## lascon_top
module lascon_top #(
    parameter int LASCON_VARIANT = 0
)(
    input  logic                                clk,
    input  logic                                rst,
    input  logic [2:0]                          mode_i,      
    input  logic [31:0]                         xof_len_i,   
    input  logic                                start_i,     
    input  logic                                abort_i,     
    output logic                                busy_o,      
    output logic                                done_o,      
    output logic                                tag_fail_o,  
    input  logic [63:0]                         s_axis_tdata,   
    input  logic [7:0]                          s_axis_tkeep,   
    input  logic [3:0]                          s_axis_tuser,   
    input  logic                                s_axis_tlast,   
    input  logic                                s_axis_tvalid,  
    output logic                                s_axis_tready,  
    output logic [63:0]                         m_axis_tdata,   
    output logic [7:0]                          m_axis_tkeep,   
    output logic [3:0]                          m_axis_tuser,   
    output logic                                m_axis_tlast,   
    output logic                                m_axis_tvalid,  
    input  logic                                m_axis_tready   
);
==> flow/config.mk <==
export PLATFORM = sky130hd
export DESIGN_NAME = lascon_top
export DESIGN_NICKNAME = lascon_top
export VERILOG_FILES = /design/flow/design.v
export SDC_FILE = /design/flow/constraint.sdc
export NUM_CORES = 4
export LEC_CHECK = 0
export CAP_MARGIN = 20
export CORE_MARGIN = 2
export CORE_UTILIZATION = 72
export CTS_CLUSTER_DIAMETER = 191
export CTS_CLUSTER_SIZE = 35
export PLACE_DENSITY = 0.81
export SLEW_MARGIN = 20
==> flow/constraint.sdc <==
create_clock -name core_clock -period 6.48 [get_ports {clk}]
set_input_delay 1.2960 -clock core_clock [delete_from_list [all_inputs] [get_ports {clk}]]
set_output_delay 1.2960 -clock core_clock [all_outputs]
set_load 0.01 [all_outputs]
run.sh (not shown) runs the stock make flow with config.mk's settings and CLKGATE_MAP_FILE=.
The first run stopped in 5_1_grt.
Rerun with:
--- a/flow/config.mk
+++ b/flow/config.mk
@@ -9,6 +9,4 @@
 export CORE_MARGIN = 2
-export CORE_UTILIZATION = 72
-export CTS_CLUSTER_DIAMETER = 191
-export CTS_CLUSTER_SIZE = 35
-export PLACE_DENSITY = 0.81
+export CORE_UTILIZATION = 43
+export SETUP_SLACK_MARGIN = 0.3
 export SLEW_MARGIN = 20
==> flow/constraint.sdc (replaced) <==
create_clock -name core_clock -period 4.35 [get_ports {clk}]
set_input_delay 0.8700 -clock core_clock [delete_from_list [all_inputs] [get_ports {clk}]]
set_output_delay 0.8700 -clock core_clock [all_outputs]
set_load 0.01 [all_outputs]
The changed run reached the layout checks and failed them: setup timing. Area after synthesis is unchanged. Die size increases by 66%. Synthesized cell count stays the same.

lascon_top again, from the RTL that the note above started with.
Settings: LEC_CHECK=0, CAP_MARGIN=35, CELL_PAD_IN_SITES_GLOBAL_PLACEMENT=3, CORE_ASPECT_RATIO=1.85, CORE_MARGIN=2, CORE_UTILIZATION=66, CTS_CLUSTER_SIZE=15, HOLD_SLACK_MARGIN=-0.03, PLACE_DENSITY=0.43, SETUP_SLACK_MARGIN=1.05, SLEW_MARGIN=20; clock period 5.37 ns.
The baseline never finished: it broke off in global placement without I/O.
Rerun with:
- CAP_MARGIN: 35 -> 20
- CELL_PAD_IN_SITES_GLOBAL_PLACEMENT: 3 -> not set
- CORE_ASPECT_RATIO: 1.85 -> not set
- CORE_UTILIZATION: 66 -> 57
- CTS_CLUSTER_SIZE: 15 -> not set
- HOLD_SLACK_MARGIN: -0.03 -> not set
- PLACE_DENSITY: 0.43 -> not set
- SETUP_SLACK_MARGIN: 1.05 -> 0.57
- clock period: 5.37 -> 3.79 ns (I/O delays scaled with it)
What happened:
- With this change the flow died in global routing
- synthesized cell count does not change
- area after synthesis does not change
- die size grows by 15%

lascon_top again, from the RTL that the note above started with.
==> flow/config.mk <==
export PLATFORM = sky130hd
export DESIGN_NAME = lascon_top
export DESIGN_NICKNAME = lascon_top
export VERILOG_FILES = /design/flow/design.v
export SDC_FILE = /design/flow/constraint.sdc
export NUM_CORES = 4
export LEC_CHECK = 0
export ABC_AREA = 1
export CAP_MARGIN = 35
export CELL_PAD_IN_SITES_DETAIL_PLACEMENT = 2
export CORE_MARGIN = 3
export CORE_UTILIZATION = 24
export GPL_ROUTABILITY_DRIVEN = 0
export GPL_TIMING_DRIVEN = 0
export PLACE_DENSITY_LB_ADDON = 0.21
export SLEW_MARGIN = 20
==> flow/constraint.sdc <==
create_clock -name core_clock -period 3.9 [get_ports {clk}]
set_input_delay 0.7800 -clock core_clock [delete_from_list [all_inputs] [get_ports {clk}]]
set_output_delay 0.7800 -clock core_clock [all_outputs]
set_load 0.01 [all_outputs]
The starting point ended with an error in global routing (5_1_grt).
Next try:
ABC_AREA = unset   (was 1)
CAP_MARGIN = 20   (was 35)
CELL_PAD_IN_SITES_DETAIL_PLACEMENT = unset   (was 2)
CORE_MARGIN = 2   (was 3)
CORE_UTILIZATION = 40   (was 24)
GPL_ROUTABILITY_DRIVEN = unset   (was 0)
GPL_TIMING_DRIVEN = unset   (was 0)
PLACE_DENSITY_LB_ADDON = unset   (was 0.21)
SETUP_SLACK_MARGIN = 0.3   (was unset)
clock period = 9.86 ns   (was 3.9 ns; I/O delays follow)
What happened: The changed run passed the timing, design-rule and antenna checks. Synthesized cell count is lower by 20%. Synthesized area hardly moves. Die area is lower by about 40%.
Next try:
ABC_AREA = 1   (was unset)
CORE_UTILIZATION = 57   (was 40)
CTS_CLUSTER_SIZE = 94   (was unset)
clock period = 3.83 ns   (was 9.86 ns; I/O delays follow)
What happened: The new run completed, yet does not pass: setup timing; worst hold slack is about the same; first-iteration DRC count grows by 53%; non-clock buffer count increases by 1036; clock skew fell by 4.8 ps; worst setup slack got worse by 2200 ps; critical path depth goes up by 11; via count went up by 24%; wire length goes down by 5.3%.
Next try:
ABC_AREA = unset   (was 1)
CORE_UTILIZATION = 59   (was 57)
CTS_CLUSTER_SIZE = unset   (was 94)
SETUP_SLACK_MARGIN = unset   (was 0.3)
clock period = 3.78 ns   (was 3.83 ns; I/O delays follow)
=> Now the flow never finished: it broke off in global routing (5_1_grt) with GRT-0116. Area after synthesis stays flat. Die size falls by a few percent. Synthesized cell count goes down by about a fifth.
